==> v19 <==
==> flow/design.v (excerpt) <==
module mac_16bit(out_rounded,md,mr,clk,rst);
output reg [26:0] out_rounded;
input [15:0] md,mr;               
input clk,rst;
reg [15:0] MD,MR;
reg [39:0] acc;
wire [39:0] mult_out;
wire [17:0] PP0,PP1,PP2,PP3,PP4,PP5,PP6,PP7,PP8;
reg [31:0] PP0_reg,PP1_reg,PP2_reg,PP3_reg,PP4_reg,PP5_reg,PP6_reg,PP7_reg,PP8_reg;
wire [31:0] PP0_FULL,PP1_FULL,PP2_FULL,PP3_FULL,PP4_FULL,PP5_FULL,PP6_FULL,PP7_FULL,PP8_FULL;
wire [7:0] neg;
wire [31:0] sum0,carry0,sum1,carry1,sum2,carry2,sum3,carry3,sum4,carry4,sum5,carry5,sum6,carry6;
wire [39:0] new_acc;
reg [2:0] setup_count;
reg setup_completed;
reg [8:0] count;
generatePartialProducts PP(.PP0(PP0),.PP1(PP1),.PP2(PP2),.PP3(PP3),.PP4(PP4),.PP5(PP5),.PP6(PP6),.PP7(PP7),.PP8(PP8),.neg(neg),.MD(MD),.MR(MR));
genvar i;
assign PP0_FULL[16:0] = PP0;
for(i=31; i>16; i=i-1) begin
  assign PP0_FULL[i] = PP0_FULL[16];
end
assign PP1_FULL[18:2] = PP1;
for(i=31; i>18; i=i-1) begin
  assign PP1_FULL[i] = PP1_FULL[18];
end
assign PP1_FULL[1] = 1'b0;
assign PP1_FULL[0] = neg[0];
assign PP2_FULL[20:4] = PP2;
for(i=31; i>20; i=i-1) begin
  assign PP2_FULL[i] = PP2_FULL[20];
end
assign PP2_FULL[3] = 1'b0;
assign PP2_FULL[2] = neg[1];
for(i=0; i<2; i=i+1) begin
  assign PP2_FULL[i] = 1'b0;
end
assign PP3_FULL[22:6] = PP3;
for(i=31; i>22; i=i-1) begin
  assign PP3_FULL[i] = PP3_FULL[22];
end
assign PP3_FULL[5] = 1'b0;
assign PP3_FULL[4] = neg[2];
for(i=0; i<4; i=i+1) begin
  assign PP3_FULL[i] = 1'b0;
end
assign PP4_FULL[24:8] = PP4;
for(i=31; i>24; i=i-1) begin
  assign PP4_FULL[i] = PP4_FULL[24];
end
assign PP4_FULL[7] = 1'b0;
assign PP4_FULL[6] = neg[3];
for(i=0; i<6; i=i+1) begin
  assign PP4_FULL[i] = 1'b0;
end
assign PP5_FULL[26:10] = PP5;
for(i=31; i>26; i=i-1) begin
  assign PP5_FULL[i] = PP5_FULL[26];
end
assign PP5_FULL[9] = 1'b0;
assign PP5_FULL[8] = neg[4];
for(i=0; i<8; i=i+1) begin
  assign PP5_FULL[i] = 1'b0;
end
assign PP6_FULL[28:12] = PP6;
for(i=31; i>28; i=i-1) begin
  assign PP6_FULL[i] = PP6_FULL[28];
end
assign PP6_FULL[11] = 1'b0;
assign PP6_FULL[10] = neg[5];
  ...
make LEC_CHECK=0 ABC_AREA=0 CAP_MARGIN=15 CORE_MARGIN=2 CORE_UTILIZATION=47 CTS_CLUSTER_SIZE=95 GPL_ROUTABILITY_DRIVEN=0 GPL_TIMING_DRIVEN=1 PLACE_DENSITY=0.4 SLEW_MARGIN=10 finish   # period 11.6 ns
run.sh (not shown) runs the stock make flow with config.mk's settings and CLKGATE_MAP_FILE=.
==> v16: changes against v19 <==
- ABC_AREA: 0 -> unset
- CAP_MARGIN: 15 -> 5
- CORE_UTILIZATION: 47 -> 72
- CTS_CLUSTER_SIZE: 95 -> 75
- GPL_ROUTABILITY_DRIVEN: 0 -> unset
- GPL_TIMING_DRIVEN: 1 -> unset
- PLACE_DENSITY: 0.4 -> unset
- PLACE_DENSITY_LB_ADDON: unset -> 0.0
- SLEW_MARGIN: 10 -> 20
==> flow/constraint.sdc (replaced) <==
create_clock -name core_clock -period 6.24 [get_ports {clk}]
set_input_delay 1.2480 -clock core_clock [delete_from_list [all_inputs] [get_ports {clk}]]
set_output_delay 1.2480 -clock core_clock [all_outputs]
set_load 0.01 [all_outputs]
==> comparison <==
- v19 passed the timing, DRC and antenna checks. v16 completed, yet does not pass: setup timing.
- Synthesized area is the same in v16 and v19.
- Of v19 and v16, v16 has the higher worst hold slack (gap 0.0047 ns).
- In v16 the sequential power is higher than in v19, by about 90%.
- Of v19 and v16, v16 has the higher combinational power (gap 55%, measured against v16).
- Against v19, the first-iteration DRC count of v16 is higher by 130%.
- In v19 the count of clock-buffer cells in the layout is higher than in v16, by 8.
- In v19 the fmax is smaller than in v16, by 12%.
- In v19 the via count is lower than in v16, by about 8%.
==> figures <==
|  | v19 | v16 |
|---|---|---|
| Outcome | timing/DRC/antenna clean | finished with violations |
| Reasons for failing layout checks | - | setup timing |
| CTS resizes | 0 | 24 |
| Nets | 2711 | 2800 |
| Violation tally from detailed-route iteration zero | 1121 | 2569 |
| Share of total power in combinational logic | 0.407 | 0.455 |
| Maximum single-stage delay on the critical path | 0.55 ns | 0.54 ns |
| Slack of the worst reg-to-reg path | 4.03 ns | -0.39 ns |
| Storage cell area | 5126 um^2 | 5151 um^2 |
| Post-CTS Setup Bufs | 0 | 6 |
| Global routing usage summed across all routing layers | 0.2514 | 0.3685 |
| Fin cells | 2982 | 2861 |
| Fill count | 4152 | 1751 |
| Final wirelength | 55940 um | 56800 um |
| Total tool warning count | 79 | 77 |
| Number of well-tap cells placed | 585 | 378 |
| Fraction of area in multi-input gates | 0.6026 | 0.5965 |
| Worst hold endpoint | PP5_reg[22]$_SDFFE_PP0P_ | PP3_reg[16]$_SDFFE_PP0P_ |
No activity file was given, so power comes from the tool's default toggle rates.
